==> cedar: inputs <==
==> flow/design.v <==
module convolve #(parameter KERNEL_SIZE = 9,
                  parameter DATA_WIDTH  = 8,
                  parameter KDATA_WIDTH = 8,
                  parameter ACTIVATION  = "RELU")
(
   input  logic                   clk,
   input  logic                   rst,
   input  logic                   en_convolve,
   input  logic [0:KERNEL_SIZE-1] [DATA_WIDTH-1:0] image,
   input  logic [0:KERNEL_SIZE-1][KDATA_WIDTH-1:0] kernel,  
   output logic  [DATA_WIDTH-1:0] feature_map,
   output logic                   feature_out
);
function [DATA_WIDTH-1:0] activation;
   input [DATA_WIDTH+KDATA_WIDTH+$clog2(KERNEL_SIZE)-1:0] weighted_inputs;
   begin
      case(ACTIVATION)
         "RELU": begin
            if (weighted_inputs[DATA_WIDTH+KDATA_WIDTH+$clog2(KERNEL_SIZE)-1]) activation = 0;  
            else activation = weighted_inputs[DATA_WIDTH+KDATA_WIDTH-2-1:KDATA_WIDTH-2];      
         end
         "SIGNUM": begin
            if (weighted_inputs[DATA_WIDTH+KDATA_WIDTH+$clog2(KERNEL_SIZE)-1]) activation = 0;  
            else activation = {DATA_WIDTH{1'b1}};
         end
         default: activation = 'h0;
      endcase
   end
endfunction
function [KDATA_WIDTH-1:0] twos_compl;
   input [KDATA_WIDTH-1:0] kernel;
   twos_compl = (~kernel) + 1;
endfunction
logic en_convolve_q;
logic [0:KERNEL_SIZE-1][DATA_WIDTH+KDATA_WIDTH-1:0] feat_mult_c;
logic [0:KERNEL_SIZE-1][DATA_WIDTH+KDATA_WIDTH-1:0] feat_mult_q;
logic [DATA_WIDTH+KDATA_WIDTH+$clog2(KERNEL_SIZE)-1:0] feature_map_c;
logic [0:KERNEL_SIZE-1][KDATA_WIDTH-1:0] kernel_abs;
always_comb begin
   for (int i=0;i<KERNEL_SIZE; i=i+1) begin
      kernel_abs[i] = kernel[i][KDATA_WIDTH-1] ? twos_compl(kernel[i]) : kernel[i];  
   end
end
always_comb begin
   feat_mult_c = 'h0;
   for (int i=0; i<KERNEL_SIZE; i=i+1) begin
      feat_mult_c[i][DATA_WIDTH+KDATA_WIDTH-1]     = kernel[i][KDATA_WIDTH-1];                 
      feat_mult_c[i][DATA_WIDTH+KDATA_WIDTH-2:0]   = image[i]*kernel_abs[i][KDATA_WIDTH-2:0];  
   end
end
always_comb begin
   feature_map_c = 'h0;
   for (int i=0; i<KERNEL_SIZE; i=i+1) begin
      feature_map_c = feat_mult_q[i][DATA_WIDTH+KDATA_WIDTH-1] ? feature_map_c - feat_mult_q[i][DATA_WIDTH+KDATA_WIDTH-2:0]:  
                                                                 feature_map_c + feat_mult_q[i][DATA_WIDTH+KDATA_WIDTH-2:0];   
   end
end
always_ff@(posedge clk) begin
   en_convolve_q <= en_convolve;
end
always_ff@(posedge clk, negedge rst) begin
   if (~rst) begin
      feat_mult_q <= 'h0;
      feature_map <= 'h0;
      feature_out <= 1'b0;
   end
   else begin
      if (en_convolve) begin
         feat_mult_q <= feat_mult_c;
      end
      if (en_convolve_q) begin
         feature_map <= activation(feature_map_c);  
         feature_out <= 1'b1;
      end else begin
         feature_map <= 'h0;
         feature_out <= 1'b0;
      end
   end
end
endmodule
module conv_layer # (parameter KERNEL_SIZE = 3,
                     parameter IMGCOL      = 8,
                     parameter IMGROW      = 8,
                     parameter DATA_WIDTH  = 8,
                     parameter KDATA_WIDTH = 8,
                     parameter ACTIVATION  = "RELU")
(
   input  logic                   clk,
   input  logic                   rst,
   input  logic [0:IMGROW-1][0:IMGCOL-1][DATA_WIDTH-1:0]  image,
   input  logic [0:KERNEL_SIZE-1][0:KERNEL_SIZE-1][KDATA_WIDTH-1:0] kernel,   
   output logic [0:IMGROW-KERNEL_SIZE][0:IMGCOL-KERNEL_SIZE][DATA_WIDTH-1:0]  conv_out,
   output logic                   layer_done_out
);
localparam PAD_SIZE = (KERNEL_SIZE-1)/2;
logic [0:KERNEL_SIZE*KERNEL_SIZE-1][DATA_WIDTH-1:0]  img_window;
logic [0:KERNEL_SIZE*KERNEL_SIZE-1][KDATA_WIDTH-1:0] ker_window;
logic [$clog2(IMGCOL)-1:0] col;
logic [$clog2(IMGROW+1)-1:0] row;
logic [$clog2(IMGCOL-KERNEL_SIZE):0] out_col;
logic [$clog2(IMGROW-KERNEL_SIZE):0] out_row;
logic en_convolve, layer_conv_done, feature_out;
logic [DATA_WIDTH-1:0]  activated_feature;
always_ff@(posedge clk or negedge rst) begin
   if (~rst) begin
      row <= 'h0;
      col <= 'h0;
      layer_conv_done <= 1'b0;
   end
   else begin
      if (row == IMGROW) begin
         row <= 'h0;
         col <= 'h0;
         layer_conv_done <= 1'b1;
      end else if (col==IMGCOL-1) begin
         row <= row+'h1;
         col <= 'h0;
      end else begin
         col <= col+'h1;
         layer_conv_done <= 1'b0;
      end
   end
end
assign layer_done_out = layer_conv_done;
always_comb begin
   for (int i=0; i<KERNEL_SIZE; i=i+1) begin  
      for (int j=0; j<KERNEL_SIZE; j=j+1) begin   
         ker_window[i*KERNEL_SIZE+j] = kernel[i][j];
      end
   end
end
always_ff@(posedge clk or negedge rst) begin
   if (~rst) begin
      img_window  <= 'h0;
      en_convolve <= 1'b0;
   end else begin
      if (row>PAD_SIZE-1 && row<IMGROW-PAD_SIZE &&   
          col>PAD_SIZE-1 && col<IMGCOL-PAD_SIZE)    
      begin
         en_convolve <= 1'b1;
         for (int i=0; i<KERNEL_SIZE; i=i+1) begin  
            for (int j=0; j<KERNEL_SIZE; j=j+1) begin   
               img_window[i*KERNEL_SIZE+j] <= image[row-PAD_SIZE+i][col-PAD_SIZE+j];
            end
         end
      end else begin
         en_convolve <= 1'b0;
         img_window  <= 'h0;
      end
   end
end
convolve #(
   .KERNEL_SIZE (KERNEL_SIZE*KERNEL_SIZE),
   .DATA_WIDTH  (DATA_WIDTH),
   .KDATA_WIDTH (KDATA_WIDTH),
   .ACTIVATION  (ACTIVATION)
) u_convolve (
   .clk          (clk),
   .rst          (rst),
   .en_convolve  (en_convolve),
   .image        (img_window),
   .kernel       (ker_window),
   .feature_map  (activated_feature),
   .feature_out  (feature_out)
);
always_ff@(posedge clk or negedge rst) begin
   if (~rst) begin
      out_row <= 'h0;
      out_col <= 'h0;
   end
   else if (feature_out || layer_conv_done) begin
      if (out_row == IMGROW-KERNEL_SIZE+1 || layer_conv_done) begin
         out_row <= 'h0;
         out_col <= 'h0;
      end else if (out_col==IMGCOL-KERNEL_SIZE) begin
         out_row <= out_row+'h1;
         out_col <= 'h0;
      end else begin
         out_col <= out_col+'h1;
      end
   end
end
always_ff@(posedge clk or negedge rst) begin
   if (~rst) begin
      conv_out <= 'h0;
   end else if (out_row <= IMGROW-KERNEL_SIZE && out_col <= IMGCOL-KERNEL_SIZE) begin
      conv_out[out_row][out_col] <= activated_feature;
   end
end
endmodule
module conv_top (
   input  logic         clk,
   input  logic         rst,
   input  logic [511:0] image,
   input  logic [71:0]  kernel,
   output logic [287:0] conv_out,
   output logic         layer_done_out
);
logic [0:7][0:7][7:0] image_a;
logic [0:2][0:2][7:0] kernel_a;
logic [0:5][0:5][7:0] conv_out_a;
always_comb begin
   for (int r=0; r<8; r++)
      for (int c=0; c<8; c++)
         image_a[r][c] = image[(r*8+c)*8 +: 8];
   for (int i=0; i<3; i++)
      for (int j=0; j<3; j++)
         kernel_a[i][j] = kernel[(i*3+j)*8 +: 8];
   for (int r=0; r<6; r++)
      for (int c=0; c<6; c++)
         conv_out[(r*6+c)*8 +: 8] = conv_out_a[r][c];
end
conv_layer #(
   .KERNEL_SIZE (3),
   .IMGCOL      (8),
   .IMGROW      (8),
   .DATA_WIDTH  (8),
   .KDATA_WIDTH (8),
   .ACTIVATION  ("RELU")
) u_conv_layer (
   .clk            (clk),
   .rst            (rst),
   .image          (image_a),
   .kernel         (kernel_a),
   .conv_out       (conv_out_a),
   .layer_done_out (layer_done_out)
);
endmodule
==> flow/run.sh <==
#!/bin/bash
# the make line also repeats each setting of config.mk as NAME=value (left out here)
make -C /OpenROAD-flow-scripts/flow DESIGN_CONFIG=/design/flow/config.mk WORK_HOME=/design/flow/orfs CLKGATE_MAP_FILE= finish
==> flow/config.mk <==
export PLATFORM = sky130hd
export DESIGN_NAME = conv_top
export DESIGN_NICKNAME = conv_top
export VERILOG_FILES = /design/flow/design.v
export SDC_FILE = /design/flow/constraint.sdc
export NUM_CORES = 4
export LEC_CHECK = 0
export CAP_MARGIN = 20
export CORE_MARGIN = 2
export CORE_UTILIZATION = 58
export SLEW_MARGIN = 20
==> flow/constraint.sdc <==
create_clock -name core_clock -period 5.8 [get_ports {clk}]
set_input_delay 1.1600 -clock core_clock [delete_from_list [all_inputs] [get_ports {clk}]]
set_output_delay 1.1600 -clock core_clock [all_outputs]
set_load 0.01 [all_outputs]
==> inputs of juniper, as changes to cedar <==
Settings changed: CORE_UTILIZATION 58 to 40, PLACE_DENSITY set to 0.6.
==> flow/constraint.sdc (replaced) <==
create_clock -name core_clock -period 10.4 [get_ports {clk}]
set_input_delay 2.0800 -clock core_clock [delete_from_list [all_inputs] [get_ports {clk}]]
set_output_delay 2.0800 -clock core_clock [all_outputs]
set_load 0.01 [all_outputs]
==> inputs of fjord, as changes to cedar <==
Settings changed: CAP_MARGIN 20 to 5, CORE_UTILIZATION 58 to 72, CTS_CLUSTER_DIAMETER set to 363, CTS_CLUSTER_SIZE set to 97, PLACE_DENSITY set to 0.38, SETUP_SLACK_MARGIN set to -0.52, TNS_END_PERCENT set to 10.
==> flow/constraint.sdc (replaced) <==
create_clock -name core_clock -period 5.31 [get_ports {clk}]
set_input_delay 1.0620 -clock core_clock [delete_from_list [all_inputs] [get_ports {clk}]]
set_output_delay 1.0620 -clock core_clock [all_outputs]
set_load 0.01 [all_outputs]
==> inputs of quartz, as changes to cedar <==
Settings changed: CORE_UTILIZATION 58 to 33, PLACE_DENSITY set to 0.6.
==> flow/constraint.sdc (replaced) <==
create_clock -name core_clock -period 10.4 [get_ports {clk}]
set_input_delay 2.0800 -clock core_clock [delete_from_list [all_inputs] [get_ports {clk}]]
set_output_delay 2.0800 -clock core_clock [all_outputs]
set_load 0.01 [all_outputs]
==> results <==
| metric | quartz | fjord | cedar | juniper |
|---|---|---|---|---|
| Normalized max-slew margin | 16.1% | - | 16.2% | 10.0% |
| Setup slack after placement | -0.380 ns | -4.99 ns | -4.19 ns | -0.445 ns |
| Worst setup path startpoint | u_conv_layer.u_convolve.feat_mult_q[112] | - | u_conv_layer.u_convolve.feat_mult_q[113] | u_conv_layer.u_convolve.feat_mult_q[113] |
| Drt wl/cell | 23.3 um | - | 30.9 um | 24.1 um |
| Nets | 8526 | - | 9295 | 8489 |
| Final Util | 41.8% | - | 80.4% | 49.9% |
| Area of the core | 0.183 sq mm | 0.0838 sq mm | 0.104 sq mm | 0.152 sq mm |
| Post-CTS setup buffer count | 0 | 42 | 41 | 0 |
| Buffering overhead | 13.9% | - | 20.4% | 13.6% |
| Chip Area | 0.188 sq mm | 0.0871 sq mm | 0.108 sq mm | 0.156 sq mm |
| Layout Cell Area excl Fill | 0.0766 sq mm | - | 0.0836 sq mm | 0.0758 sq mm |
| DRC violation count after routing | 0 | - | 0 | 0 |
| Met3 wire len | 12.0 mm | - | 45.1 mm | 13.8 mm |
| Worst R2R Start | u_conv_layer.u_convolve.feat_mult_q[112] | - | u_conv_layer.u_convolve.feat_mult_q[113] | u_conv_layer.u_convolve.feat_mult_q[113] |
| Run status | complete, no violations | stopped before the end | failed layout checks | complete, no violations |
| Last stage reached | - | global routing (5_1_grt) | - | - |
| Reasons for failing layout checks | - | - | setup timing | - |
| Highest layer used for signal routing | met5 | - | met5 | met5 |
| Maximum capacitance violations | 0 | - | 0 | 0 |
